**flow/config.mk**
```make
export PLATFORM = sky130hd
export DESIGN_NAME = AProject2
export DESIGN_NICKNAME = AProject2
export VERILOG_FILES = /design/flow/design.v
export SDC_FILE = /design/flow/constraint.sdc
export NUM_CORES = 4
export LEC_CHECK = 0
export ABC_AREA = 1
export CAP_MARGIN = 20
export CORE_MARGIN = 2
export CORE_UTILIZATION = 62
export SLEW_MARGIN = 20
```
**flow/constraint.sdc**
```tcl
create_clock -name core_clock -period 22.3 [get_ports {clk}]
set_input_delay 4.4600 -clock core_clock [delete_from_list [all_inputs] [get_ports {clk}]]
set_output_delay 4.4600 -clock core_clock [all_outputs]
set_load 0.01 [all_outputs]
```
**flow/design.v**
```verilog
`timescale 1ns / 1ps
module AProject2(led,lednext,switch,switchnext,btn, clk, rst, a, b, c, d, e, f, g, an
    );
input [3:0] btn; 
input [4:0] switch;
input [2:0] switchnext;
input clk; 
input rst;                                   
output a, b, c, d, e, f, g;  
output [3:0] an; 
output [4:0] led;
output [2:0] lednext;
reg a, b, c, d, e, f, g;  
reg [3:0] an;
reg slow_clock;
integer i;
integer count;
integer led_count;
integer guess;
integer guess_count;
integer guess_count2;
integer guess_count3;
reg countPL1;
reg countPL2;
reg countPL2values;
reg tempcount;
reg equaltemp;
reg freeze;
reg switchnextcount;
reg [4:0] led;
reg [2:0] lednext;
reg [4:0] dig;
reg [5:0] button0;
reg [5:0] button1;
reg [5:0] button2;
reg [5:0] button3;
reg [5:0] player1_0;
reg [5:0] player1_1;
reg [5:0] player1_2;
reg [5:0] player1_3;
reg [5:0] player2_0;
reg [5:0] player2_1;
reg [5:0] player2_2;
reg [5:0] player2_3;
reg [19:0] player1_full;
reg [19:0] player2_full;
wire slow_tick = (count > 900) && (slow_clock == 1'b0);
always @(posedge clk) 
begin
	if (rst)
	begin
		count<=0;
		slow_clock<=0;
	end
	else if (count > 900)
	begin
		count<=1;
		slow_clock<=~slow_clock;
	end
	else
		count<=count+1;
end
always @(posedge clk) 
if (rst)
begin
	a=0; b=0; c=0; d=0; e=0; f=0; g=0;
	an=0; led=0; lednext=0; dig=0;
	led_count=0;
	guess=0; guess_count=0; guess_count2=0; guess_count3=0;
	countPL1=0; countPL2=0; countPL2values=0;
	tempcount=0; equaltemp=0; freeze=0; switchnextcount=0;
	button0=0; button1=0; button2=0; button3=0;
	player1_0=0; player1_1=0; player1_2=0; player1_3=0;
	player2_0=0; player2_1=0; player2_2=0; player2_3=0;
	player1_full=0; player2_full=0;
end
else if (slow_tick)
begin
	if(freeze==0)
	begin
		led=switch;
		lednext=switchnext;
	end
	if (switch[4] == 0)                                 
	begin
		an=4'b 1111;
		button0=5'b00000;							
		button1=5'b10001;							
		button2=5'b00001;							
		button3=5'b00100;	
		countPL1=0;
		countPL2=0;
		countPL2values=0;
		tempcount=0;
		equaltemp=0;
		freeze=0;
		guess=0;
		guess_count=0;
		guess_count2=0;
		guess_count3=0;			
		player1_0=0;
		player1_1=0;
		player1_2=0;
		player1_3=0;
		player2_0=0;
		player2_1=0;
		player2_2=0;
		player2_3=0;
		player1_full=0;
		player2_full=0;			
	end
   else
		if(freeze==1)
		begin
			if (led_count > 5000) 
			begin 
				led_count=0;
				led=~led; 
				lednext=~lednext;
			end 
			led_count = led_count+1; 
		end
		if(switchnext[2]==1)								 
		begin
			if(switchnextcount==0)
			begin
				button0=player2_0;
				button1=player2_1;
				button2=player2_2;
				button3=player2_3;
				switchnextcount=1;
			end	
		end
		else
		begin
		switchnextcount=0;
		end
	 	if(switchnext[1]==0)									 
		begin
			if(countPL1==0)
			begin
				button0=5'b00000;
				button1=5'b10001;
				button2=5'b00001;
				button3=5'b00100;	
				countPL1=1;
				countPL2=0;
			end
		end
      begin 
			case (an)
				4'b 1110: an=4'b 1101;	
				4'b 1101: an=4'b 1011;  
				4'b 1011: an=4'b 0111;
				4'b 0111: an=4'b 1110;
				4'b 1111:an=4'b 0111;				
				default: an=1111; 
			endcase
			case (an)
				4'b 0111:  
				begin
					if(btn == 4'b0001)
					begin
						if(freeze==0)
						begin
							button0=switch;
							dig=button0;  
						end			
					end
					else
					begin
						dig=button0;
					end
				end
				4'b 1011: 
				begin
					if(btn == 4'b0010)
					begin
						if(freeze==0)
						begin								
							button1=switch;
							dig=button1;
						end
					end
					else
					begin
						dig=button1;
					end
				end	 
				4'b 1101: 
				begin
					if(btn == 4'b0100)
					begin
						if(freeze==0)
						begin								
							button2=switch;
							dig=button2;
						end
					end
					else
					begin
						dig=button2;
					end
				end
				4'b1110:  
				begin
					if(btn == 4'b1000)
					begin
						if(freeze==0)
						begin
							button3=switch;
							dig=button3;
						end
					end
					else
					begin
						dig=button3;
					end	
				end
			endcase
			if(switchnext[1]==1)														 
			begin
				if(countPL2==0)
				begin
					player1_0=button0;						     					 
					player1_1=button1;
					player1_2=button2;
					player1_3=button3;
					player1_full[4:0]=player1_0;
					player1_full[9:5]=player1_1;
					player1_full[14:10]=player1_2;
					player1_full[19:15]=player1_3;
					button0=5'b00000;
					button1=5'b10010;
					button2=5'b00001;
					button3=5'b00100;	
					countPL1=0;
					countPL2=1;
				end
				if(switchnext[0]==1)													 
				begin
					if(countPL2values==0)
					begin					
						player2_0=button0;						     					 
						player2_1=button1;
						player2_2=button2;
						player2_3=button3;
						player2_full[4:0]=player2_0;
						player2_full[9:5]=player2_1;
						player2_full[14:10]=player2_2;
						player2_full[19:15]=player2_3;								
						countPL2values=1;
					end
				end
				if(switchnext[0]==0)													 
				begin
					if(countPL2values==1)
					begin
						if(player2_full < player1_full)     					 
						begin
							button0=5'b 00000;
							button1=5'b 00011;
							button2=5'b 00001;
							button3=5'b 10010;
							guess=guess+1;
							countPL2values=0;
						end
						if(player2_full > player1_full)      					 
						begin
							button0=5'b 00000;
							button1=5'b 00101;
							button2=5'b 00010;
							button3=5'b 10010;
							guess=guess+1;
							countPL2values=0;
						end
						if(player2_full == player1_full)
						begin
							if(equaltemp==0)
							begin
								guess=guess+1;
								equaltemp=1;
							end
							if(guess>=1000 && guess<10000)
							begin
								guess=guess-1000;
								guess_count3=guess_count3+1;
							end												
							if(guess>=100 && guess<1000)
							begin
								guess=guess-100;
								guess_count2=guess_count2+1;
							end
							if(guess>=10 && guess<100)
							begin
								guess=guess-10;
								guess_count=guess_count+1;													
							end
							if(guess<10)
							begin
								if(tempcount==0)
								begin
									guess=guess+16;
									guess_count=guess_count+16;
									guess_count2=guess_count2+16;
									guess_count3=guess_count3+16;														
									tempcount=1;
								end
								button0=guess;
								button1=guess_count;
								button2=guess_count2;
								button3=guess_count3;
								led=0;
								lednext=0;
								countPL2values=0;
								freeze=1;
							end
						end											
					end
				end
			end
		end
		case (dig) 
		  5'b11111:  begin   
							a=0; b=1; c=1; d=1; e=0; f=0; g=0;  
						 end
		  5'b11110:  begin    
							a=0; b=1; c=1; d=0; e=0; f=0; g=0;  
						 end
		  5'b11101:  begin   
							a=1; b=0; c=0; d=0; e=0; f=1; g=0;  
						 end
		  5'b11100:  begin    
							a=0; b=1; c=1; d=0; e=0; f=0; g=1;  
						 end
		  5'b11011:  begin    
							a=1; b=1; c=0; d=0; e=0; f=0; g=0;  
						 end
		  5'b11010:  begin    
							a=0; b=0; c=0; d=1; e=0; f=0; g=0;  
						 end
		  5'b11001:  begin    
							a=0; b=0; c=0; d=1; e=1; f=0; g=0;  
						 end
		  5'b11000:  begin    
							a=0; b=0; c=0; d=0; e=0; f=0; g=0;  
						 end
		  5'b10111:  begin   
							a=0; b=0; c=0; d=1; e=1; f=1; g=1;  
						 end
		  5'b10110:  begin    
							a=0; b=1; c=0; d=0; e=0; f=0; g=0;  
						 end	
		  5'b10101:  begin    
							a=0; b=1; c=0; d=0; e=1; f=0; g=0;  
						 end
		  5'b10100:  begin    
							a=1; b=0; c=0; d=1; e=1; f=0; g=0;  
						 end
		  5'b10011:  begin    
							a=0; b=0; c=0; d=0; e=1; f=1; g=0;  
						 end 
		  5'b10010:  begin     
							a=0; b=0; c=1; d=0; e=0; f=1; g=0;    
						 end 
		  5'b10001:  begin     
							a=1; b=0; c=0; d=1; e=1; f=1; g=1;  
						 end 
		  5'b10000:  begin    
							a=0; b=0; c=0; d=0; e=0; f=0; g=1;  
						 end 
		  5'b00001:  begin    
							a=1; b=1; c=1; d=0; e=0; f=0; g=1;     
						 end
		  5'b00010:  begin    
							a=1; b=0; c=0; d=1; e=0; f=0; g=0;     
						 end	
		  5'b00011:  begin    
							a=1; b=1; c=0; d=0; e=0; f=1; g=0;     
						 end			 
		  5'b00100:  begin    
							a=0; b=0; c=1; d=1; e=0; f=0; g=0;     
						 end
		  5'b00101:  begin    
							a=1; b=1; c=1; d=1; e=0; f=1; g=1;     
						 end
		  5'b00110:  begin    
							a=1; b=0; c=0; d=0; e=0; f=0; g=1;     
						 end
		  5'b00111:  begin    
							a=0; b=1; c=0; d=0; e=1; f=0; g=1;     
						 end
		  5'b01000:  begin    
							a=1; b=0; c=0; d=0; e=1; f=0; g=0;     
						 end					 
		  5'b00000:  begin    
							a=1; b=1; c=1; d=1; e=1; f=1; g=1;      
						 end 	
		  default:  begin    
							a=1; b=1; c=1; d=1; e=1; f=1; g=1;  
						end 
		endcase 
	end
endmodule
```
**flow/run.sh**
```bash
#!/bin/bash
# the make line also repeats each setting of config.mk as NAME=value (left out here)
make -C /OpenROAD-flow-scripts/flow DESIGN_CONFIG=/design/flow/config.mk WORK_HOME=/design/flow/orfs CLKGATE_MAP_FILE= finish
```
==> flow_summary.json, run 1 <==
{
  "setup_viol": 0,
  "combPwrFrac_pct": 28.2,
  "crit_path_end": "button2[0]",
  "p_int_mw": 0.7234,
  "pg_seq_mw": 0.399,
  "clk_transition_reported_paths_ns": 0.06,
  "ys_area_um2": 22030,
  "end_kind": "register",
  "utilization_pct": 65.41,
  "maxSlewViolCount": 0,
  "die_h_um": 192.5,
  "power-top-group": "the clock network",
  "crit_top_cell": "nand2_1",
  "ys_seq_share_pct": 20.26,
  "hold_depth": 2,
  "synthMuxAreaShare_pct": 0,
  "slew_headroom_pct": 23.67,
  "nets": 3856,
  "netlist_area_um2": 22030,
  "grtUsageTotal_pct": 43.91,
  "core.rowCount": 69,
  "logic_family": "simple AND/OR/NAND/NOR gates",
  "numCtsBuffers": 27,
  "antenna_found_initial": 1,
  "cap_violations": 0,
  "vias_per_cell": 6.349,
  "placed_cell_area_um2": 22250,
  "aoi_share_pct": 18.85,
  "gp_congestion": 1.052,
  "initCoreUtil_pct": 62.39,
  "yosys-top-cells-count": "nand2_1, inv_1, nor2_1",
  "core-area_um2": 35310,
  "tritoncts": "built",
  "cts-resized-gates": 0,
  "route.vias.total": 27170,
  "sequentialPowerShare_pct": 34.5,
  "antenna_cells_inserted": 0,
  "overflow": 0,
  "placed_cells": 4234,
  "synth-adder-area-share_pct": 2.272,
  "design_area_um2": 23100,
  "clock_skew_ns": 0.01864,
  "die_area_um2": 37060,
  "warnings": 38,
  "critical_path_required_ns": 22.70,
  "yosys.area_share.simple_pct": 45.00,
  "drt_iter0_markers": 3702,
  "cp.buffers_inverters": 9,
  "crit_type": "in -> reg",
  "xor_share_pct": 1.352,
  "drc": 0,
  "fill_cells": 3365,
  "grt_pass1_vias": 24730,
  "yosysCellCount": 3879,
  "cts_root_buffer": "clkbuf_16",
  "startpoint_type": "primary input",
  "avgSynthCellArea_um2": 5.680,
  "ys.flop_type": "dfxtp_1",
  "post-route-period-util_pct": 81.09,
  "power_mw": 1.157,
  "cp_data_arrival_time_ns": 18.48,
  "area_delta_synth_final_pct": 4.839,
  "yosys.area.top_type_share_pct": 20.26,
  "ant_nets": 0,
  "r2r-end": "button2[0]",
  "min_path_type": "reg -> reg",
  "grt_pass1_wl_um": 129200,
  "switching_share_pct": 37.46,
  "startpoint": "switchnext[2]",
  "tightest_slew_ns": 1.141,
  "setup_tns_ns": 0,
  "post_cts_buffers": 0,
  "top_cell": "nand2_1",
  "synthCells": 3879,
  "regToRegStartpoint": "switchnextcount",
  "ios": 33,
  "outcome": "complete, no violations",
  "ys_ff": 223,
  "hpwlAfterDp_um": 61460,
  "first_pass_iters": 9,
  "grt_start_max_net_pins": 113,
  "grt_setup_unrepaired": "false",
  "hold-path-endpoint": "tempcount",
  "clk_path_buf_depth": 3,
  "fmax_mhz": 55.30,
  "ir_drop_mv": 0.05862,
  "cts_max_level": 1,
  "wl_um": 83700,
  "synth_cell_types": 66,
  "p_leak_nw": 9.949,
  "critPathMaxFanout": 44,
  "pg_clk_mw": 0.431,
  "cp_slowest_stage_delay_ns": 0.97,
  "hold_violations": 0,
  "crit_family": "simple AND/OR/NAND/NOR gates",
  "switching_power_mw": 0.4333,
  "cp_num_cells": 75,
  "die-width_um": 192.5,
  "finalCriticalPeriod_ns": 18.08,
  "holdBufCountCts": 0,
  "clock_power_share_pct": 37.3,
  "async_flop_share_pct": 0,
  "detail_route.wl_per_cell_um": 19.56,
  "clock_latency_ns": 0.56,
  "yosysTopAreaCell": "dfxtp_1",
  "top_cells_by_area": "dfxtp_1, nand2_1, inv_1",
  "port_buffers": 32,
  "rrSetupSlack_ns": 8.33,
  "syn_nets": 3933,
  "enable_flop_cells": 0,
  "cpMaxStageDelayCell": "o32ai_1",
  "hp-start": "tempcount",
  "p_comb_mw": 0.326,
  "final_cell_count_no_fill": 4279,
  "power.density_nw_per_um2": 50.08,
  "reg2regPathDepth": 73,
  "ys_warn_count": 1,
  "cts_sinks": 223
}
[metrics by stage]
stage,hold slack [ns],worst slack (ns)
2_1_floorplan,0.4379,8.284
3_3_place_gp,0.4526,4.567
3_5_place_dp,0.4591,4.167
4_1_cts,0.4688,4.702
5_1_grt,0.4812,3.101
6_report,0.4701,4.217
[routing by layer]
| layer | vias to the layer above | track usage (%) | routed length (um) |
|---|---|---|---|
| met4 | 2 | 27.57 | 6057 |
| li1 | 12610 | - | - |
| met3 | 431 | 8.765 | 10170 |
| met1 | 12190 | 54.52 | 31290 |
| met2 | 1934 | 69.66 | 36170 |
| met5 | - | 0 | 13 |
[final cells by class]
class / count / area [um2] / share of cell area, %
clock inverter: 11 / 92.59 / 0.4009
inverter: 489 / 1844 / 7.985
timing repair buffer: 54 / 485.5 / 2.102
clock buffer: 34 / 752.0 / 3.256
sequential: 223 / 4464 / 19.33
tap: 461 / 576.8 / 2.497
multi-input combinational: 3007 / 14880 / 64.43
==> inputs of run 2 (changes only) <==
Settings changed: ABC_AREA 1 to unset, CAP_MARGIN 20 to 40, CORE_UTILIZATION 62 to 24, HOLD_SLACK_MARGIN set to -0.09, MAX_ROUTING_LAYER set to met4, PLACE_DENSITY set to 0.6, TNS_END_PERCENT set to 100.
Clock period 22.3 ns to 32.0 ns, I/O delays scaled along.
==> run 2 against run 1 <==
  * Synthesized area decreased by 16%
  * Still clean
  * Wire length decreased by 18%
  * Clock skew up 0.012 ns
  * Clock power is 22% lower
  * Register-to-register slack improved by 7.6 ns
  * Critical path type unchanged
  * Via count is 27% lower
  * Largest power group unchanged
  * Clock-buffer cell count is the same
==> flow_summary.json, run 2 <==
{
  "outcome": "complete, no violations",
  "grtUsageTotal_pct": 17.11,
  "synth_cell_types": 99,
  "maxSlewViolCount": 0,
  "first_pass_iters": 6,
  "post_cts_buffers": 0,
  "critPathMaxFanout": 33,
  "core-area_um2": 75950,
  "hold_depth": 2,
  "die_area_um2": 79070,
  "syn_nets": 2630,
  "cp_num_cells": 53,
  "ys_ff": 223,
  "cap_violations": 0,
  "slew_headroom_pct": 41.79,
  "switching_power_mw": 0.1669,
  "pg_clk_mw": 0.336,
  "utilization_pct": 27.47,
  "power_mw": 0.6618,
  "fmax_mhz": 45.05,
  "fill_cells": 8318,
  "cp_slowest_stage_delay_ns": 0.95,
  "startpoint": "switchnext[1]",
  "ys_warn_count": 1,
  "yosysTopAreaCell": "dfxtp_1",
  "cts_root_buffer": "clkbuf_16",
  "p_int_mw": 0.4949,
  "tightest_slew_ns": 0.8611,
  "crit_type": "in -> reg",
  "route.vias.total": 19820,
  "logic_family": "simple AND/OR/NAND/NOR gates",
  "die-width_um": 281.2,
  "clock_latency_ns": 0.58,
  "vias_per_cell": 5.515,
  "die_h_um": 281.2,
  "core.rowCount": 101,
  "synth-adder-area-share_pct": 2.714,
  "power.density_nw_per_um2": 31.73,
  "startpoint_type": "primary input",
  "crit_family": "simple AND/OR/NAND/NOR gates",
  "hold-path-endpoint": "a",
  "crit_path_end": "guess[25]",
  "switching_share_pct": 25.22,
  "port_buffers": 32,
  "ir_drop_mv": 0.03311,
  "grt_start_max_net_pins": 82,
  "hold_slack_ns": 0.4517,
  "yosys-top-cells-count": "nor2_1, nand2_1, dfxtp_1",
  "gp_congestion": 0.9626,
  "ant_nets": 0,
  "avgSynthCellArea_um2": 7.158,
  "warnings": 34,
  "end_kind": "register",
  "r2r-end": "guess[25]",
  "hold_violations": 0,
  "cts_max_level": 1,
  "post-route-period-util_pct": 69.37,
  "finalCriticalPeriod_ns": 22.20,
  "aoi_share_pct": 23.06,
  "initCoreUtil_pct": 24.28,
  "nets": 2596,
  "setup_tns_ns": 0,
  "rrSetupSlack_ns": 15.91,
  "hp-start": "a",
  "area_delta_synth_final_pct": 13.12,
  "wl_um": 68300,
  "regToRegStartpoint": "an[2]",
  "async_flop_share_pct": 0,
  "ys.flop_type": "dfxtp_1",
  "enable_flop_cells": 0,
  "holdBufCountCts": 0,
  "grt_pass1_vias": 17880,
  "cts_sinks": 223,
  "ys_seq_share_pct": 24.21,
  "p_comb_mw": 0.0476,
  "drt_iter0_markers": 2326,
  "yosysCellCount": 2576,
  "hpwlAfterDp_um": 50180,
  "cp_data_arrival_time_ns": 22.62,
  "cpMaxStageDelayCell": "clkdlybuf4s50_1",
  "setup_viol": 0,
  "tritoncts": "built",
  "crit_top_cell": "nand3_1",
  "cts-resized-gates": 0,
  "cp.buffers_inverters": 6,
  "antenna_cells_inserted": 0,
  "clock_skew_ns": 0.03105,
  "clk_path_buf_depth": 3,
  "ios": 33,
  "top_cell": "nor2_1",
  "ys_area_um2": 18440,
  "pg_seq_mw": 0.278,
  "detail_route.wl_per_cell_um": 19.01,
  "critical_path_required_ns": 32.42,
  "synthCells": 2576,
  "combPwrFrac_pct": 7.2,
  "p_leak_nw": 6.988,
  "overflow": 0,
  "synthMuxAreaShare_pct": 3.230,
  "grt_pass1_wl_um": 105800,
  "antenna_found_initial": 0,
  "reg2regPathDepth": 50,
  "yosys.area_share.simple_pct": 32.71,
  "grt_setup_unrepaired": "false",
  "netlist_area_um2": 18440,
  "drc": 0,
  "top_cells_by_area": "dfxtp_1, nor2_1, nand2_1",
  "yosys.area.top_type_share_pct": 24.21,
  "clock_power_share_pct": 50.8,
  "min_path_type": "reg -> reg",
  "numCtsBuffers": 27,
  "xor_share_pct": 9.906,
  "sequentialPowerShare_pct": 42.0,
  "clk_transition_reported_paths_ns": 0.06,
  "power-top-group": "the clock network"
}
## run 2: metrics by stage
stage / worst slack (ns) / std cells / instance area (um2)
after floorplan: 10.98 / 2576 / 18440
after global routing: 8.757 / 3593 / 20860
after CTS: 10.16 / 3588 / 20820
after detailed placement: 9.640 / 3538 / 19870
after global placement: 9.878 / 3528 / 19770
final: 9.803 / 3593 / 20860
## run 2: area by class of cell
class	instances	area, um2	share of cell area [%]
multi-input cells	2157	13230	63.41
flip-flops and latches	223	4464	21.40
well taps	1030	1289	6.178
repair buffers	86	749.5	3.593
clock buffers	34	742.0	3.557
clock inverters	16	211.5	1.014
inverters	47	176.4	0.8457
## run 2: metal layers
metal | global-route usage, % | part of all wire (%) | vias up
li1 | - | - | 9376
met1 | 23.53 | 45 | 9427
met2 | 26.01 | 44 | 884
met3 | 1.638 | 7.9 | 130
met4 | 5.951 | 3.5 | 0
met5 | - | 0 | -
==> inputs of run 3 (changes only) <==
Settings changed: ABC_AREA set to 1, CAP_MARGIN 40 to 20, CELL_PAD_IN_SITES_DETAIL_PLACEMENT set to 2, CELL_PAD_IN_SITES_GLOBAL_PLACEMENT set to 2, CORE_ASPECT_RATIO set to 1.15, CORE_UTILIZATION 24 to 28, CTS_CLUSTER_DIAMETER set to 229, GPL_ROUTABILITY_DRIVEN set to 0, GPL_TIMING_DRIVEN set to 1, HOLD_SLACK_MARGIN -0.09 to unset, MAX_ROUTING_LAYER met4 to unset, PLACE_DENSITY 0.6 to unset, TNS_END_PERCENT 100 to unset.
Clock period 32.0 ns to 20.6 ns, I/O delays scaled along.
==> run 3 against run 2 <==
  * Setup slack got worse by 7.4 ns
  * Non-clock buffer count down 23
  * Clock power up 68%
  * Largest cell class unchanged
  * Combinational power increased to 7.7 times the previous value
==> flow_summary.json, run 3 <==
{
  "antenna_found_initial": 0,
  "ys_warn_count": 1,
  "grt_pass1_wl_um": 173100,
  "first_pass_iters": 6,
  "tritoncts": "built",
  "initCoreUtil_pct": 28.23,
  "ir_drop_mv": 0.05549,
  "crit_top_cell": "nand2_1",
  "netlist_area_um2": 22030,
  "nets": 3869,
  "cp.buffers_inverters": 11,
  "clock_power_share_pct": 41.3,
  "yosysTopAreaCell": "dfxtp_1",
  "r2r-end": "button0[4]",
  "avgSynthCellArea_um2": 5.680,
  "cts-resized-gates": 0,
  "core.rowCount": 110,
  "power-top-group": "the clock network",
  "cp_num_cells": 76,
  "wl_um": 110700,
  "ys_seq_share_pct": 20.26,
  "synthMuxAreaShare_pct": 0,
  "ys_ff": 223,
  "combPwrFrac_pct": 26.9,
  "grt_start_max_net_pins": 116,
  "warnings": 38,
  "p_leak_nw": 10.10,
  "startpoint_type": "primary input",
  "numCtsBuffers": 31,
  "aoi_share_pct": 18.85,
  "switching_share_pct": 37.60,
  "xor_share_pct": 1.352,
  "crit_family": "simple AND/OR/NAND/NOR gates",
  "setup_tns_ns": 0,
  "design_area_um2": 24070,
  "maxSlewViolCount": 0,
  "ys_area_um2": 22030,
  "startpoint": "switch[4]",
  "pg_clk_mw": 0.563,
  "rrSetupSlack_ns": 6.38,
  "critical_path_required_ns": 21.12,
  "ant_nets": 0,
  "cts_sinks": 223,
  "syn_nets": 3933,
  "tightest_slew_ns": 1.054,
  "finalCriticalPeriod_ns": 18.15,
  "crit_type": "in -> reg",
  "post_cts_buffers": 0,
  "area_delta_synth_final_pct": 9.240,
  "top_cell": "nand2_1",
  "hold_depth": 2,
  "clock_latency_ns": 0.62,
  "drc": 0,
  "die_area_um2": 80950,
  "critPathMaxFanout": 49,
  "cp_data_arrival_time_ns": 18.67,
  "vias_per_cell": 5.417,
  "yosys-top-cells-count": "nand2_1, inv_1, nor2_1",
  "regToRegStartpoint": "an[0]",
  "reg2regPathDepth": 73,
  "pg_seq_mw": 0.432,
  "cp_slowest_stage_delay_ns": 0.75,
  "clock_skew_ns": 0.03132,
  "clk_path_buf_depth": 3,
  "sequentialPowerShare_pct": 31.7,
  "detail_route.wl_per_cell_um": 22.84,
  "top_cells_by_area": "dfxtp_1, nand2_1, inv_1",
  "outcome": "complete, no violations",
  "synth_cell_types": 66,
  "yosys.area_share.simple_pct": 45.00,
  "end_kind": "register",
  "die_h_um": 304.8,
  "hold-path-endpoint": "b",
  "crit_path_end": "button0[4]",
  "port_buffers": 32,
  "switching_power_mw": 0.5122,
  "power.density_nw_per_um2": 56.59,
  "hold_violations": 0,
  "async_flop_share_pct": 0,
  "grt_pass1_vias": 28840,
  "utilization_pct": 30.84,
  "clk_transition_reported_paths_ns": 0.06,
  "placed_cell_area_um2": 23020,
  "drt_iter0_markers": 1138,
  "grt_setup_unrepaired": "false",
  "cap_violations": 0,
  "yosys.area.top_type_share_pct": 20.26,
  "p_comb_mw": 0.367,
  "hp-start": "b",
  "enable_flop_cells": 0,
  "setup_viol": 0,
  "yosysCellCount": 3879,
  "fmax_mhz": 55.09,
  "cts_max_level": 1,
  "route.vias.total": 26260,
  "synth-adder-area-share_pct": 2.272,
  "die-width_um": 265.6,
  "logic_family": "simple AND/OR/NAND/NOR gates",
  "slew_headroom_pct": 29.00,
  "min_path_type": "reg -> reg",
  "p_int_mw": 0.8498,
  "hpwlAfterDp_um": 86190,
  "core-area_um2": 78040,
  "ios": 33,
  "overflow": 0,
  "post-route-period-util_pct": 88.12,
  "cpMaxStageDelayCell": "nor4_1",
  "cts_root_buffer": "clkbuf_16",
  "holdBufCountCts": 0,
  "grtUsageTotal_pct": 27.16,
  "synthCells": 3879,
  "ys.flop_type": "dfxtp_1"
}
[run 3: metrics by stage]
step / setup WS (ns) / cells / hold WS, ns / total power, mW
final: 2.447 / 4847 / 0.4677 / 1.362
after global routing: 0.8987 / 4846 / 0.5026 / 1.438
after CTS: 2.406 / 4846 / 0.4735 / 1.384
after detailed placement: 1.813 / 4790 / 0.4633 / 0.8086
after global placement: 2.207 / 4790 / 0.4521 / 0.7985
after floorplan: 6.924 / 3879 / 0.4379 / 0.6894
[run 3: metal layers]
layer	track usage [%]	wire length (um)	part of all wire [%]	vias up
met5	0	0	0	-
met4	8.976	3868	3.5	0
met3	2.012	2698	2.4	150
met2	51.05	57050	52	339
met1	32.27	47100	43	13150
li1	-	-	-	12620
[run 3: layout make-up]
class	instances	area, um2
antenna	1	2.502
clock buffer	46	932.1
clock inverter	10	107.6
fill	9818	53970
inverter	489	1848
multi-input combinational	3007	14890
sequential	223	4464
tap	1008	1261
timing repair buffer	63	559.3
==> inputs of run 4 (changes only) <==
Settings changed: CELL_PAD_IN_SITES_DETAIL_PLACEMENT 2 to unset, CELL_PAD_IN_SITES_GLOBAL_PLACEMENT 2 to unset, CORE_ASPECT_RATIO 1.15 to unset, CORE_UTILIZATION 28 to 72, CTS_CLUSTER_DIAMETER 229 to 332, CTS_CLUSTER_SIZE set to 99, GPL_ROUTABILITY_DRIVEN 0 to unset, GPL_TIMING_DRIVEN 1 to unset, PLACE_DENSITY set to 0.86, SETUP_SLACK_MARGIN set to 1.41.
Clock period 20.6 ns to 12.0 ns, I/O delays scaled along.
==> run 4 against run 3 <==
  * The run now fails in 5_1_grt
  * Synthesized area did not move
  * Die area fell by 60%
  * Synthesized cell count did not move
==> flow_summary.json, run 4 <==
{
  "die_h_um": 178.9,
  "yosys-top-cells-count": "nand2_1, inv_1, nor2_1",
  "core.rowCount": 64,
  "outcome": "aborted with a tool error",
  "grtUsageTotal_pct": 75.61,
  "overflow": 174,
  "initCoreUtil_pct": 72.59,
  "yosys.area_share.simple_pct": 45.00,
  "ys_warn_count": 1,
  "lastStage": "5_1_grt",
  "hpwlAfterDp_um": 58700,
  "port_buffers": 32,
  "avgSynthCellArea_um2": 5.680,
  "xor_share_pct": 1.352,
  "synth-adder-area-share_pct": 2.272,
  "core-area_um2": 30350,
  "top_cell": "nand2_1",
  "error_line": "[ERROR GRT-0232] Routing congestion too high. Check the congestion heatmap in the GUI.",
  "yosysTopAreaCell": "dfxtp_1",
  "numCtsBuffers": 6,
  "synthMuxAreaShare_pct": 0,
  "ys.flop_type": "dfxtp_1",
  "cts_max_level": 1,
  "gp_congestion": 1.117,
  "aoi_share_pct": 18.85,
  "cts_sinks": 223,
  "yosys.area.top_type_share_pct": 20.26,
  "netlist_area_um2": 22030,
  "synthCells": 3879,
  "syn_nets": 3933,
  "ys_ff": 223,
  "ys_area_um2": 22030,
  "top_cells_by_area": "dfxtp_1, nand2_1, inv_1",
  "logic_family": "simple AND/OR/NAND/NOR gates",
  "clk_path_buf_depth": 3,
  "place_ws_ns": -0.3925,
  "synth_cell_types": 66,
  "placed_cells": 4300,
  "ys_seq_share_pct": 20.26,
  "placed_cell_area_um2": 23450,
  "enable_flop_cells": 0,
  "yosysCellCount": 3879,
  "die_area_um2": 32010,
  "cts_root_buffer": "clkbuf_16",
  "die-width_um": 178.9,
  "ios": 33,
  "async_flop_share_pct": 0,
  "holdBufCountCts": 0
}
-- run 4: repair_timing --
action	in CTS
gates cloned	6
pin swaps	109
setup endpoints to repair	69
resized	239
buffers inserted	115
-- run 4: per-stage QoR --
stage               power [mW]  setup TNS (ns)  util, %
floorplan                1.202               0        -
global placement         1.395         -0.1676    77.25
detailed placement       1.410          -18.54    77.25
CTS                      1.854               0    83.92
-- run 4: routing by layer --
layer / global-route usage (%) / overflow
met3: 59.58 / 10
met2: 93.46 / 82
met4: 71.71 / 75
met1: 76.62 / 5
met5: 24.36 / 2
==> inputs of run 5 (changes only) <==
Settings changed: CAP_MARGIN 20 to 15, CELL_PAD_IN_SITES_GLOBAL_PLACEMENT set to 0, CORE_UTILIZATION 72 to 68, CTS_CLUSTER_DIAMETER 332 to 209, CTS_CLUSTER_SIZE 99 to 21, MAX_ROUTING_LAYER set to met5, MIN_ROUTING_LAYER set to met1, PLACE_DENSITY 0.86 to unset, SETUP_SLACK_MARGIN 1.41 to 1.73.
==> run 5 against run 4 <==
  * The run again fails in 5_1_grt
  * Die area rose by 5.7%
  * Synthesized cell count did not move
  * Synthesized area unchanged
==> flow_summary.json, run 5 <==
{
  "grtUsageTotal_pct": 70.89,
  "holdBufCountCts": 0,
  "overflow": 20,
  "xor_share_pct": 1.352,
  "hpwlAfterDp_um": 57870,
  "die_h_um": 184.0,
  "cts_sinks": 223,
  "synth_cell_types": 66,
  "synthMuxAreaShare_pct": 0,
  "die-width_um": 184.0,
  "aoi_share_pct": 18.85,
  "numCtsBuffers": 14,
  "synth-adder-area-share_pct": 2.272,
  "avgSynthCellArea_um2": 5.680,
  "syn_nets": 3933,
  "yosys.area_share.simple_pct": 45.00,
  "initCoreUtil_pct": 69.46,
  "ys_area_um2": 22030,
  "yosys-top-cells-count": "nand2_1, inv_1, nor2_1",
  "top_cell": "nand2_1",
  "die_area_um2": 33850,
  "ys.flop_type": "dfxtp_1",
  "cts_max_level": 1,
  "lastStage": "5_1_grt",
  "placed_cells": 4261,
  "yosys.area.top_type_share_pct": 20.26,
  "ys_seq_share_pct": 20.26,
  "ios": 33,
  "async_flop_share_pct": 0,
  "clk_path_buf_depth": 3,
  "yosysCellCount": 3879,
  "cts_root_buffer": "clkbuf_16",
  "ys_warn_count": 1,
  "logic_family": "simple AND/OR/NAND/NOR gates",
  "yosysTopAreaCell": "dfxtp_1",
  "enable_flop_cells": 0,
  "core-area_um2": 31720,
  "outcome": "aborted with a tool error",
  "error_line": "[ERROR GRT-0232] Routing congestion too high. Check the congestion heatmap in the GUI.",
  "ys_ff": 223,
  "gp_congestion": 1.133,
  "netlist_area_um2": 22030,
  "port_buffers": 32,
  "top_cells_by_area": "dfxtp_1, nand2_1, inv_1",
  "synthCells": 3879,
  "core.rowCount": 65
}
## run 5: metal layers
layer  GRT usage, %  GRT overflow
met5          30.37             0
met4          63.23             6
met3          54.20             0
met2          87.41            14
met1          74.07             0
## run 5: what timing repair did
| item | 4_1_cts |
|---|---|
| pin swaps | 160 |
| buffers inserted | 150 |
| endpoints found under the setup margin | 70 |
| gates resized | 389 |
| cloned | 17 |
## run 5: through the flow
| stage | utilization, % | worst slack, ns | total power [mW] | instance area (um2) |
|---|---|---|---|---|
| after floorplan | - | 0.7973 | 1.202 | 22330 |
| after global placement | 72.84 | -0.1377 | 1.343 | 23100 |
| after detailed placement | 72.86 | -0.4152 | 1.357 | 23110 |
| after CTS | 82.99 | 1.414 | 1.991 | 26320 |
==> inputs of run 6 (changes only) <==
Settings changed: ABC_AREA 1 to unset, CAP_MARGIN 15 to 20, CELL_PAD_IN_SITES_GLOBAL_PLACEMENT 0 to unset, CORE_UTILIZATION 68 to 9, CTS_CLUSTER_DIAMETER 209 to unset, CTS_CLUSTER_SIZE 21 to unset, MAX_ROUTING_LAYER met5 to unset, MIN_ROUTING_LAYER met1 to unset, SETUP_SLACK_MARGIN 1.73 to unset.
Clock period 12.0 ns to 38.5 ns, I/O delays scaled along.
==> run 6 against run 5 <==
  * Synthesized area down 16%
  * Now clean on timing, DRC and antenna
  * Die area rose to 6.2 times the previous value
  * Synthesized cell count down 34%
==> flow_summary.json, run 6 <==
{
  "outcome": "complete, no violations",
  "synth-adder-area-share_pct": 2.714,
  "clock_latency_ns": 0.59,
  "hold_depth": 2,
  "setup_viol": 0,
  "r2r-end": "guess_count[4]",
  "die-width_um": 456.7,
  "clk_transition_reported_paths_ns": 0.06,
  "power_mw": 0.5661,
  "cts_sinks": 223,
  "end_kind": "register",
  "cts-resized-gates": 0,
  "post-route-period-util_pct": 63.52,
  "tritoncts": "built",
  "core-area_um2": 204200,
  "syn_nets": 2630,
  "die_area_um2": 208500,
  "min_path_type": "reg -> reg",
  "gp_congestion": 0.9377,
  "ir_drop_mv": 0.02918,
  "overflow": 0,
  "initCoreUtil_pct": 9.032,
  "hp-start": "e",
  "final_cell_count_no_fill": 5233,
  "enable_flop_cells": 0,
  "cp_data_arrival_time_ns": 24.93,
  "critPathMaxFanout": 25,
  "ys_area_um2": 18440,
  "crit_path_end": "guess_count[4]",
  "logic_family": "simple AND/OR/NAND/NOR gates",
  "grt_pass1_vias": 18060,
  "holdBufCountCts": 0,
  "p_int_mw": 0.4221,
  "route.vias.total": 19930,
  "clk_path_buf_depth": 3,
  "area_delta_synth_final_pct": 23.83,
  "grtUsageTotal_pct": 6.386,
  "cts_root_buffer": "clkbuf_16",
  "crit_family": "simple AND/OR/NAND/NOR gates",
  "cp_slowest_stage_delay_ns": 1.03,
  "sequentialPowerShare_pct": 40.9,
  "clock_skew_ns": 0.01978,
  "yosysCellCount": 2576,
  "p_comb_mw": 0.0385,
  "pg_clk_mw": 0.296,
  "netlist_area_um2": 18440,
  "ys_warn_count": 1,
  "async_flop_share_pct": 0,
  "detail_route.wl_per_cell_um": 13.43,
  "warnings": 36,
  "hold-path-endpoint": "e",
  "ys_seq_share_pct": 24.21,
  "placed_cells": 5181,
  "top_cell": "nor2_1",
  "startpoint": "switchnext[1]",
  "hold_violations": 0,
  "ys.flop_type": "dfxtp_1",
  "die_h_um": 456.7,
  "fill_cells": 23550,
  "reg2regPathDepth": 52,
  "numCtsBuffers": 27,
  "cpMaxStageDelayCell": "clkdlybuf4s50_1",
  "synthCells": 2576,
  "crit_type": "in -> reg",
  "switching_power_mw": 0.1439,
  "cap_violations": 0,
  "yosysTopAreaCell": "dfxtp_1",
  "drc": 0,
  "tightest_slew_ns": 1.135,
  "avgSynthCellArea_um2": 7.158,
  "fmax_mhz": 40.89,
  "clock_power_share_pct": 52.3,
  "crit_top_cell": "nand3_1",
  "slew_headroom_pct": 24.26,
  "maxSlewViolCount": 0,
  "regToRegStartpoint": "switchnextcount",
  "grt_setup_unrepaired": "false",
  "rrSetupSlack_ns": 21.94,
  "wl_um": 70270,
  "nets": 2577,
  "ant_nets": 0,
  "cp_num_cells": 53,
  "yosys.area.top_type_share_pct": 24.21,
  "post_cts_buffers": 0,
  "finalCriticalPeriod_ns": 24.45,
  "pg_seq_mw": 0.231,
  "power.density_nw_per_um2": 24.79,
  "hpwlAfterDp_um": 51620,
  "grt_start_max_net_pins": 130,
  "ys_ff": 223,
  "ios": 33,
  "power-top-group": "the clock network",
  "setup_tns_ns": 0,
  "combPwrFrac_pct": 6.8,
  "port_buffers": 32,
  "critical_path_required_ns": 38.97,
  "xor_share_pct": 9.906,
  "cts_max_level": 1,
  "drt_iter0_markers": 2396,
  "switching_share_pct": 25.42,
  "cp.buffers_inverters": 6,
  "top_cells_by_area": "dfxtp_1, nor2_1, nand2_1",
  "p_leak_nw": 6.914,
  "synthMuxAreaShare_pct": 3.230,
  "vias_per_cell": 3.809,
  "yosys-top-cells-count": "nor2_1, nand2_1, dfxtp_1",
  "yosys.area_share.simple_pct": 32.71,
  "first_pass_iters": 8,
  "synth_cell_types": 99,
  "startpoint_type": "primary input",
  "grt_pass1_wl_um": 108600,
  "antenna_found_initial": 1,
  "aoi_share_pct": 23.06,
  "core.rowCount": 166
}
-- run 6: layer usage --
metal,wire length (um),track usage (%)
met1,31340,9.112
met2,30930,9.807
met3,5705,0.6265
met4,2296,2.438
met5,0,0
-- run 6: cell type report --
cell class / instances / area, um2 / area share [%]
multi-input cells: 2157 / 13230 / 57.93
well taps: 2688 / 3363 / 14.73
diodes: 1 / 2.502 / 0.01096
clock inverters: 17 / 262.8 / 1.151
inverters: 47 / 176.4 / 0.7726
repair buffers: 67 / 579.3 / 2.537
clock buffers: 33 / 758.2 / 3.321
flip-flops and latches: 223 / 4464 / 19.55
-- run 6: through the flow --
stage          area [um2]  utilization, %  hold slack (ns)  worst slack (ns)
4_1_cts             22830           11.18           0.4571             14.40
6_report            22830           11.18           0.4522             14.05
3_5_place_dp        21810           10.68           0.4489             13.84
5_1_grt             22830           11.18           0.4702             13.08
2_1_floorplan       18440               -           0.4316             16.18
3_3_place_gp        21810           10.68           0.4411             14.17
==> inputs of run 7 (changes only) <==
Settings changed: CAP_MARGIN 20 to 35, CORE_MARGIN 2 to 9, CORE_UTILIZATION 9 to 39, PLACE_DENSITY_LB_ADDON set to 0.04, TNS_END_PERCENT set to 60.
Clock period 38.5 ns to 17.3 ns, I/O delays scaled along.
==> run 7 against run 6 <==
  * Non-clock buffer count is 95 higher
  * Power increased by 120%
  * Clock skew decreased by 0.0016 ns
  * First-iteration DRC count increased by 6.6%
  * Combinational power went up to 2.6 times the previous value
  * Via count is 3.6% higher
  * Register-to-register slack lost 19 ns
  * Global-route usage is 21 points higher
  * Synthesized area is the same
  * Design area shrank 8.0%
  * Critical path type unchanged
==> flow_summary.json, run 7 <==
{
  "fill_cells": 4845,
  "cap_violations": 0,
  "switching_power_mw": 0.3275,
  "die-width_um": 235.4,
  "fmax_mhz": 59.85,
  "regToRegStartpoint": "an[2]",
  "crit_type": "in -> reg",
  "ys.flop_type": "dfxtp_1",
  "logic_family": "simple AND/OR/NAND/NOR gates",
  "power.density_nw_per_um2": 58.48,
  "hold-path-endpoint": "e",
  "crit_family": "simple AND/OR/NAND/NOR gates",
  "antenna_cells_inserted": 0,
  "ios": 33,
  "die_h_um": 235.4,
  "min_path_type": "reg -> reg",
  "clk_path_buf_depth": 3,
  "async_flop_share_pct": 0,
  "clock_skew_ns": 0.01821,
  "cp_data_arrival_time_ns": 17.21,
  "post_cts_buffers": 0,
  "reg2regPathDepth": 49,
  "clk_transition_reported_paths_ns": 0.06,
  "placed_cells": 3190,
  "slew_headroom_pct": 37.54,
  "crit_path_end": "button2[2]",
  "p_leak_nw": 7.371,
  "xor_share_pct": 9.906,
  "syn_nets": 2630,
  "netlist_area_um2": 18440,
  "cts_sinks": 223,
  "drc": 0,
  "yosys.area.top_type_share_pct": 24.21,
  "startpoint_type": "primary input",
  "area_delta_synth_final_pct": 13.97,
  "core-area_um2": 46650,
  "clock_latency_ns": 0.58,
  "outcome": "complete, no violations",
  "sequentialPowerShare_pct": 41.9,
  "drt_iter0_markers": 2554,
  "synthMuxAreaShare_pct": 3.230,
  "wl_um": 80100,
  "place_ws_ns": -0.2693,
  "logic_area_um2": 13330,
  "hp-start": "e",
  "setup_viol": 0,
  "top_cell": "nor2_1",
  "enable_flop_cells": 0,
  "avgSynthCellArea_um2": 7.158,
  "power-top-group": "the clock network",
  "ys_ff": 223,
  "critPathMaxFanout": 23,
  "ys_warn_count": 1,
  "first_pass_iters": 7,
  "grtUsageTotal_pct": 27.44,
  "cp_num_cells": 47,
  "crit_top_cell": "nor2_1",
  "grt_start_max_net_pins": 111,
  "yosysCellCount": 2576,
  "synthCells": 2576,
  "yosys.area_share.simple_pct": 32.71,
  "utilization_pct": 45.05,
  "maxSlewViolCount": 0,
  "tritoncts": "built",
  "post-route-period-util_pct": 96.59,
  "pg_seq_mw": 0.515,
  "route.vias.total": 20650,
  "warnings": 36,
  "final_cell_count_no_fill": 3249,
  "synth_cell_types": 99,
  "clock_power_share_pct": 50.0,
  "cts_max_level": 1,
  "finalCriticalPeriod_ns": 16.71,
  "yosysTopAreaCell": "dfxtp_1",
  "tightest_slew_ns": 0.9368,
  "detail_route.wl_per_cell_um": 24.65,
  "hold_violations": 0,
  "port_buffers": 32,
  "rrSetupSlack_ns": 3.44,
  "cp_slowest_stage_delay_ns": 0.72,
  "grt_pass1_vias": 18900,
  "yosys-top-cells-count": "nor2_1, nand2_1, dfxtp_1",
  "vias_per_cell": 6.354,
  "power_mw": 1.229,
  "overflow": 0,
  "p_int_mw": 0.9015,
  "r2r-end": "button2[2]",
  "ys_seq_share_pct": 24.21,
  "cp.buffers_inverters": 6,
  "numCtsBuffers": 29,
  "ir_drop_mv": 0.07839,
  "top_cells_by_area": "dfxtp_1, nor2_1, nand2_1",
  "hold_depth": 2,
  "regArea_um2": 4464,
  "ys_area_um2": 18440,
  "cpMaxStageDelayCell": "clkdlybuf4s50_1",
  "antenna_found_initial": 3,
  "switching_share_pct": 26.65,
  "hpwlAfterDp_um": 60310,
  "grt_pass1_wl_um": 120600,
  "initCoreUtil_pct": 39.52,
  "ant_nets": 0,
  "synth-adder-area-share_pct": 2.714,
  "die_area_um2": 55430,
  "pg_clk_mw": 0.615,
  "aoi_share_pct": 23.06,
  "setup_tns_ns": 0,
  "layout_setup_ws_ns": 0.5904,
  "startpoint": "switchnext[0]",
  "nets": 2674,
  "critical_path_required_ns": 17.80,
  "cts_root_buffer": "clkbuf_16",
  "gp_congestion": 0.9769,
  "core.rowCount": 79,
  "p_comb_mw": 0.0996,
  "combPwrFrac_pct": 8.1,
  "end_kind": "register"
}
run 7: cell type report:
class,count,area share [%]
multi-input combinational,2157,63.44
sequential,223,21.24
timing repair buffer,162,6.311
clock buffer,37,3.834
tap,607,3.614
inverter,47,0.8394
clock inverter,16,0.7204
run 7: stage by stage:
step                      hold WS (ns)  cell area, um2
after global routing            0.4883           21020
final                           0.4632           21020
after global placement          0.4458           19890
after floorplan                 0.4316           18480
after CTS                       0.4630           20910
after detailed placement        0.4535           19950
run 7: per-layer routing:
| layer | vias up | share of wire, % | global-route usage (%) |
|---|---|---|---|
| li1 | 9565 | - | - |
| met5 | - | 0.014 | 0 |
| met1 | 9930 | 44 | 38.15 |
| met4 | 2 | 3.4 | 8.127 |
| met3 | 156 | 8.4 | 4.096 |
| met2 | 992 | 44 | 43.12 |
run 7: timing repair:
action                     CTS  global route
hold buffers                 0             0
resized                      0            13
setup endpoints to repair    0            54
==> inputs of run 8 (changes only) <==
Settings changed: ABC_AREA set to 1, CAP_MARGIN 35 to 20, CORE_MARGIN 9 to 2, CORE_UTILIZATION 39 to 65, PLACE_DENSITY_LB_ADDON 0.04 to unset, SETUP_SLACK_MARGIN set to -0.87, TNS_END_PERCENT 60 to unset.
Clock period 17.3 ns to 12.5 ns, I/O delays scaled along.
==> run 8 against run 7 <==
  * Power is 76% higher
  * Global-route usage is 17 points higher
  * The layout now fails its checks (setup timing)
  * Cell count is 35% higher
  * Highest routed layer is now met4
  * Largest cell class unchanged
==> flow_summary.json, run 8 <==
{
  "antenna_found_initial": 0,
  "yosysCellCount": 3879,
  "netlist_area_um2": 22030,
  "die_area_um2": 35380,
  "overflow": 0,
  "combPwrFrac_pct": 28.9,
  "warnings": 36,
  "fmax_mhz": 79.86,
  "enable_flop_cells": 0,
  "clk_path_buf_depth": 3,
  "regToRegStartpoint": "an[2]",
  "first_pass_iters": 10,
  "syn_nets": 3933,
  "clock_latency_ns": 0.58,
  "power.density_nw_per_um2": 89.85,
  "gr-usage-met1_pct": 55.06,
  "layout_setup_ws_ns": -0.02211,
  "violations": "setup timing",
  "vias_per_cell": 6.365,
  "xor_share_pct": 1.352,
  "grt_pass1_wl_um": 129600,
  "cap_violations": 0,
  "grtUsageMet2_pct": 70.20,
  "wl_um": 81960,
  "grt_util_met3_pct": 9.227,
  "yosys.area_share.simple_pct": 45.00,
  "synthCells": 3879,
  "r2r-end": "guess[4]",
  "ys_area_um2": 22030,
  "hold_depth": 2,
  "numCtsBuffers": 27,
  "hold_slack_ns": 0.4720,
  "synthMuxAreaShare_pct": 0,
  "top_cells_by_area": "dfxtp_1, nand2_1, inv_1",
  "hpwlAfterDp_um": 59680,
  "cts_max_level": 1,
  "switching_share_pct": 36.64,
  "cpMaxStageDelayCell": "clkdlybuf4s50_1",
  "design_area_um2": 24010,
  "place_ws_ns": -0.5021,
  "critPathMaxFanout": 30,
  "fill_cells": 3013,
  "clock_power_share_pct": 38.1,
  "pg_clk_mw": 0.821,
  "async_flop_share_pct": 0,
  "power_mw": 2.157,
  "slew_headroom_pct": 22.48,
  "critical_path_required_ns": 12.94,
  "reg2regPathDepth": 70,
  "grt_start_max_net_pins": 92,
  "nets": 3965,
  "hold-path-endpoint": "b",
  "utilization_pct": 71.78,
  "top_usage_layer": "met2",
  "p_leak_nw": 10.50,
  "synth-adder-area-share_pct": 2.272,
  "grt_pass1_vias": 25470,
  "cp_slowest_stage_delay_ns": 0.45,
  "die-width_um": 188.1,
  "placed_cells": 4331,
  "crit_path_end": "guess[4]",
  "hp-start": "b",
  "ys.flop_type": "dfxtp_1",
  "power-top-group": "the clock network",
  "area_delta_synth_final_pct": 8.979,
  "startpoint": "btn[0]",
  "hold_violations": 0,
  "maxSlewViolCount": 0,
  "yosys.area.top_type_share_pct": 20.26,
  "ys_ff": 223,
  "crit_family": "simple AND/OR/NAND/NOR gates",
  "logic_family": "simple AND/OR/NAND/NOR gates",
  "die_h_um": 188.1,
  "rrSetupSlack_ns": 1.87,
  "post-route-period-util_pct": 100.2,
  "yosys-top-cells-count": "nand2_1, inv_1, nor2_1",
  "cp.buffers_inverters": 12,
  "grtUsageTotal_pct": 44.53,
  "detail_route.wl_per_cell_um": 18.72,
  "core.rowCount": 67,
  "cp_num_cells": 70,
  "crit_top_cell": "nand2_1",
  "initCoreUtil_pct": 65.87,
  "final_cell_count_no_fill": 4379,
  "port_buffers": 32,
  "p_int_mw": 1.367,
  "ys_seq_share_pct": 20.26,
  "tritoncts": "built",
  "ios": 33,
  "crit_type": "in -> reg",
  "cp_data_arrival_time_ns": 12.96,
  "avgSynthCellArea_um2": 5.680,
  "drt_iter0_markers": 3910,
  "pg_seq_mw": 0.712,
  "aoi_share_pct": 18.85,
  "setup_viol": 1,
  "end_kind": "register",
  "outcome": "failed layout checks",
  "clock_skew_ns": 0.03321,
  "p_comb_mw": 0.624,
  "synth_cell_types": 66,
  "cts_root_buffer": "clkbuf_16",
  "placed_cell_area_um2": 23070,
  "core-area_um2": 33450,
  "gp_congestion": 1.122,
  "ys_warn_count": 1,
  "drc": 0,
  "setup_tns_ns": -0.02211,
  "cts_sinks": 223,
  "finalCriticalPeriod_ns": 12.52,
  "tightest_slew_ns": 1.159,
  "yosysTopAreaCell": "dfxtp_1",
  "startpoint_type": "primary input",
  "min_path_type": "reg -> reg",
  "sequentialPowerShare_pct": 33.0,
  "clk_transition_reported_paths_ns": 0.07,
  "switching_power_mw": 0.7904,
  "ir_drop_mv": 0.1055,
  "top_cell": "nand2_1",
  "route.vias.total": 27870,
  "ant_nets": 0
}
run 8: metal layers:
metal	vias up	share of wire [%]
met5	-	0
met4	0	8.1
met3	531	12
met2	2056	43
met1	12450	37
li1	12840	-
run 8: timing repair:
action	in CTS	in global routing
endpoints found under the setup margin	0	48
hold buffers	0	0
gates resized	0	12
buffers inserted	0	0
run 8: layout make-up:
| class | instances | area, um2 | area share (%) |
|---|---|---|---|
| Antenna cell | 1 | 2.502 | 0.01042 |
| Clock buffer | 42 | 802.0 | 3.340 |
| Clock inverter | 6 | 90.09 | 0.3752 |
| Inverter | 489 | 1844 | 7.681 |
| Multi-Input combinational cell | 3007 | 14930 | 62.17 |
| Sequential cell | 223 | 4464 | 18.59 |
| Tap cell | 448 | 560.5 | 2.335 |
| Timing Repair Buffer | 163 | 1319 | 5.493 |
==> inputs of run 9 (changes only) <==
Settings changed: CORE_UTILIZATION 65 to 64, CTS_CLUSTER_DIAMETER set to 186, SETUP_SLACK_MARGIN -0.87 to -0.92.
Clock period 12.5 ns to 12.0 ns, I/O delays scaled along.
==> run 9 against run 8 <==
  * The layout still fails its checks (setup timing)
  * Global-route usage is 0.41 points lower
  * Clock-buffer cell count is 2 lower
  * Largest cell class unchanged
  * Critical endpoint unchanged
  * Hold slack worse by 0.0047 ns
  * Synthesized area stayed put
  * Synthesized cell count stayed put
==> flow_summary.json, run 9 <==
{
  "crit_family": "simple AND/OR/NAND/NOR gates",
  "overflow": 0,
  "ys_warn_count": 1,
  "clock_power_share_pct": 37.7,
  "hold-path-endpoint": "guess[23]",
  "cp_data_arrival_time_ns": 12.79,
  "violations": "setup timing",
  "antenna_found_initial": 0,
  "fmax_mhz": 81.32,
  "aoi_share_pct": 18.85,
  "crit_type": "in -> reg",
  "wl_um": 81530,
  "cpMaxStageDelayCell": "nor2_2",
  "yosys-top-cells-count": "nand2_1, inv_1, nor2_1",
  "async_flop_share_pct": 0,
  "clk_path_buf_depth": 3,
  "p_comb_mw": 0.683,
  "logic_family": "simple AND/OR/NAND/NOR gates",
  "slew_headroom_pct": 23.13,
  "rrSetupSlack_ns": 1.43,
  "layout_setup_ws_ns": -0.2976,
  "ys_ff": 223,
  "finalCriticalPeriod_ns": 12.30,
  "clock_latency_ns": 0.59,
  "pg_clk_mw": 0.863,
  "detail_route.wl_per_cell_um": 18.43,
  "hold_slack_ns": 0.4673,
  "pg_seq_mw": 0.742,
  "maxSlewViolCount": 0,
  "tightest_slew_ns": 1.144,
  "startpoint_type": "primary input",
  "hpwlAfterDp_um": 59450,
  "hold_violations": 0,
  "hold_depth": 2,
  "synth_cell_types": 66,
  "top_cells_by_area": "dfxtp_1, nand2_1, inv_1",
  "gp_congestion": 1.112,
  "cp.buffers_inverters": 13,
  "ys_area_um2": 22030,
  "numCtsBuffers": 27,
  "synth-adder-area-share_pct": 2.272,
  "ys_seq_share_pct": 20.26,
  "drt_iter0_markers": 3309,
  "r2r-end": "guess[4]",
  "critical_path_required_ns": 12.49,
  "p_leak_nw": 10.73,
  "switching_power_mw": 0.8405,
  "cts_sinks": 223,
  "vias_per_cell": 6.242,
  "sequentialPowerShare_pct": 32.4,
  "area_delta_synth_final_pct": 10.91,
  "initCoreUtil_pct": 65.37,
  "power.density_nw_per_um2": 93.61,
  "combPwrFrac_pct": 29.9,
  "yosysTopAreaCell": "dfxtp_1",
  "port_buffers": 32,
  "synthCells": 3879,
  "route.vias.total": 27610,
  "first_pass_iters": 7,
  "critPathMaxFanout": 30,
  "cp_slowest_stage_delay_ns": 0.43,
  "ios": 33,
  "top_cell": "nand2_1",
  "die_h_um": 189.5,
  "clk_transition_reported_paths_ns": 0.06,
  "avgSynthCellArea_um2": 5.680,
  "reg2regPathDepth": 63,
  "nets": 4009,
  "p_int_mw": 1.447,
  "enable_flop_cells": 0,
  "cts_max_level": 1,
  "post-route-period-util_pct": 102.5,
  "startpoint": "switch[4]",
  "synthMuxAreaShare_pct": 0,
  "core.rowCount": 67,
  "cp_num_cells": 69,
  "yosys.area_share.simple_pct": 45.00,
  "grt_start_max_net_pins": 110,
  "tritoncts": "built",
  "regToRegStartpoint": "freeze",
  "warnings": 40,
  "syn_nets": 3933,
  "ys.flop_type": "dfxtp_1",
  "yosysCellCount": 3879,
  "grt_pass1_vias": 25270,
  "antenna_cells_inserted": 0,
  "ir_drop_mv": 0.1079,
  "ant_nets": 0,
  "yosys.area.top_type_share_pct": 20.26,
  "grt_pass1_wl_um": 129500,
  "core-area_um2": 33700,
  "setup_viol": 37,
  "netlist_area_um2": 22030,
  "grtUsageTotal_pct": 44.11,
  "min_path_type": "reg -> reg",
  "xor_share_pct": 1.352,
  "power-top-group": "the clock network",
  "cts_root_buffer": "clkbuf_16",
  "outcome": "failed layout checks",
  "cap_violations": 0,
  "utilization_pct": 72.51,
  "die_area_um2": 35920,
  "drc": 0,
  "die-width_um": 189.5,
  "crit_path_end": "guess[4]",
  "hp-start": "guess[23]",
  "end_kind": "register",
  "clock_skew_ns": 0.03197,
  "switching_share_pct": 36.74,
  "crit_top_cell": "nand2_1"
}
==> run 9: area by class of cell <==
cell class              instances  area [um2]
multi-input cells            3009       15000
fillers                      3054        9265
flip-flops and latches        223        4464
inverters                     489        1844
repair buffers                205        1650
clock buffers                  40       784.5
well taps                     448       560.5
clock inverters                10       132.6
==> run 9: per-layer routing <==
metal	wire length (um)	share of wire (%)	global-route usage [%]	up-vias
li1	-	-	-	12930
met1	30400	37	54.38	12420
met2	35470	44	70.22	1831
met3	9346	11	8.836	427
met4	6310	7.7	28.74	0
met5	0	0	0	-
==> run 9: stage by stage <==
stage / std cells / setup WS (ns) / instance area [um2] / TNS [ns] / power, mW
6_report: 4424 / -0.2976 / 24430 / -6.156 / 2.287
3_5_place_dp: 4368 / -0.3909 / 23360 / -15.97 / 1.400
4_1_cts: 4418 / 0.1334 / 24280 / 0 / 2.248
3_3_place_gp: 4368 / -0.07960 / 23360 / -1.007 / 1.390
5_1_grt: 4424 / -0.9637 / 24430 / -47.79 / 2.368
2_1_floorplan: 3879 / 0.04409 / 22030 / 0 / 1.183
==> run 9: repair_timing <==
item                                    CTS  global route
buffers inserted                          0             7
resized                                   0            34
endpoints found under the setup margin    0            62
hold endpoints to repair                  0             0
hold buffers                              0             0
==> inputs of run 10 (changes only) <==
Settings changed: ABC_AREA 1 to unset, CORE_UTILIZATION 64 to 56, CTS_CLUSTER_DIAMETER 186 to unset, CTS_CLUSTER_SIZE set to 95, SETUP_SLACK_MARGIN -0.92 to unset.
Clock period 12.0 ns to 13.9 ns, I/O delays scaled along.
==> run 10 against run 9 <==
  * The run now finishes clean
  * Clock-buffer cell count down 7
  * Critical path type unchanged
  * First-iteration DRC count down 10%
  * Setup slack better by 0.59 ns
  * Largest power group unchanged
  * Sequential share of layout area up 0.087 points
  * Clock skew down 0.013 ns
  * Sequential cell count unchanged
==> flow_summary.json, run 10 <==
{
  "outcome": "complete, no violations",
  "syn_nets": 2630,
  "ys_area_um2": 18440,
  "crit_type": "in -> reg",
  "enable_flop_cells": 0,
  "synth-adder-area-share_pct": 2.714,
  "yosysTopAreaCell": "dfxtp_1",
  "hold_depth": 2,
  "die_area_um2": 34400,
  "fmax_mhz": 73.51,
  "slew_headroom_pct": 18.74,
  "finalCriticalPeriod_ns": 13.60,
  "grtUsageTotal_pct": 43.25,
  "ys_seq_share_pct": 24.21,
  "antenna_cells_inserted": 0,
  "yosys.area.top_type_share_pct": 24.21,
  "utilization_pct": 74.93,
  "placed_cells": 3398,
  "drc": 0,
  "cp_num_cells": 48,
  "startpoint": "switch[4]",
  "hold_violations": 0,
  "switching_share_pct": 25.78,
  "detail_route.wl_per_cell_um": 22.33,
  "yosys.area_share.simple_pct": 32.71,
  "route.vias.total": 22690,
  "ios": 33,
  "grt_pass1_wl_um": 116600,
  "async_flop_share_pct": 0,
  "logic_area_um2": 13910,
  "cpMaxStageDelayCell": "or4_4",
  "switching_power_mw": 0.3921,
  "hold-path-endpoint": "a",
  "critPathMaxFanout": 9,
  "ys_warn_count": 1,
  "setup_viol": 0,
  "regToRegStartpoint": "an[2]",
  "clk_path_buf_depth": 3,
  "top_cells_by_area": "dfxtp_1, nor2_1, nand2_1",
  "power-top-group": "the clock network",
  "cts_sinks": 223,
  "area_delta_synth_final_pct": 31.88,
  "rrSetupSlack_ns": 2.27,
  "initCoreUtil_pct": 56.82,
  "r2r-end": "button2[1]",
  "reg2regPathDepth": 47,
  "warnings": 39,
  "core.rowCount": 66,
  "aoi_share_pct": 23.06,
  "power_mw": 1.521,
  "antenna_found_initial": 4,
  "nets": 3063,
  "logic_family": "simple AND/OR/NAND/NOR gates",
  "synthCells": 2576,
  "synth_cell_types": 99,
  "port_buffers": 32,
  "p_int_mw": 1.129,
  "tightest_slew_ns": 1.210,
  "ir_drop_mv": 0.1176,
  "gp_congestion": 1.016,
  "yosysCellCount": 2576,
  "combPwrFrac_pct": 9.8,
  "cap_violations": 0,
  "p_comb_mw": 0.148,
  "synthMuxAreaShare_pct": 3.230,
  "p_leak_nw": 9.398,
  "hpwlAfterDp_um": 57790,
  "clock_latency_ns": 0.57,
  "ys.flop_type": "dfxtp_1",
  "ant_nets": 0,
  "avgSynthCellArea_um2": 7.158,
  "sequentialPowerShare_pct": 42.1,
  "clock_skew_ns": 0.01894,
  "first_pass_iters": 9,
  "overflow": 0,
  "end_kind": "register",
  "crit_family": "simple AND/OR/NAND/NOR gates",
  "hp-start": "a",
  "min_path_type": "reg -> reg",
  "clk_transition_reported_paths_ns": 0.06,
  "grt_start_max_net_pins": 112,
  "crit_top_cell": "buf_4",
  "vias_per_cell": 6.544,
  "yosys-top-cells-count": "nor2_1, nand2_1, dfxtp_1",
  "power.density_nw_per_um2": 62.54,
  "top_cell": "nor2_1",
  "xor_share_pct": 9.906,
  "ys_ff": 223,
  "cts_max_level": 1,
  "grt_pass1_vias": 21180,
  "clock_power_share_pct": 48.1,
  "crit_path_end": "button2[1]",
  "fill_cells": 2549,
  "regArea_um2": 4464,
  "drt_iter0_markers": 2963,
  "critical_path_required_ns": 14.38,
  "die-width_um": 185.5,
  "startpoint_type": "primary input",
  "cp_data_arrival_time_ns": 14.08,
  "post-route-period-util_pct": 97.86,
  "pg_clk_mw": 0.732,
  "final_cell_count_no_fill": 3468,
  "maxSlewViolCount": 0,
  "numCtsBuffers": 26,
  "cts_root_buffer": "clkbuf_16",
  "core-area_um2": 32450,
  "cp_slowest_stage_delay_ns": 0.60,
  "netlist_area_um2": 18440,
  "die_h_um": 185.5,
  "cp.buffers_inverters": 8,
  "pg_seq_mw": 0.641,
  "tritoncts": "built",
  "wl_um": 77430
}
-- run 10: per-layer routing --
metal  routed length, um  GRT usage (%)  vias to the layer above
li1                    -              -                    10320
met1               28680          52.15                    10530
met2               34660          70.51                     1447
met3                7981          8.198                      391
met4                6057          28.03                        6
met5                  46              0                        -
-- run 10: cell type report --
type	count	share of cell area, %
Clock inverter	12	0.7512
Clock buffer	33	2.907
Timing Repair Buffer	554	17.77
Sequential cell	223	18.36
Inverter	47	0.7255
Tap cell	442	2.274
Multi-Input combinational cell	2157	57.21
-- run 10: per-stage QoR --
stage	setup WS [ns]	setup TNS, ns	hold WS (ns)	instance area (um2)
after floorplan	-0.9662	-46.06	0.4316	18830
after global placement	-0.5089	-17.97	0.4394	22760
after detailed placement	-0.7600	-35.38	0.4449	22760
after CTS	0.001323	0	0.4615	23760
after global routing	-0.06103	-0.1301	0.4822	24320
final	0.2971	0	0.4628	24320
-- run 10: what timing repair did --
action,CTS,global route
buffers inserted,2,22
pin swaps,5,39
gates cloned,0,1
gates resized,19,90
hold buffers,0,0
endpoints found under the hold margin,0,0
setup endpoints to repair,47,60
Power and IR drop assume default switching activity.
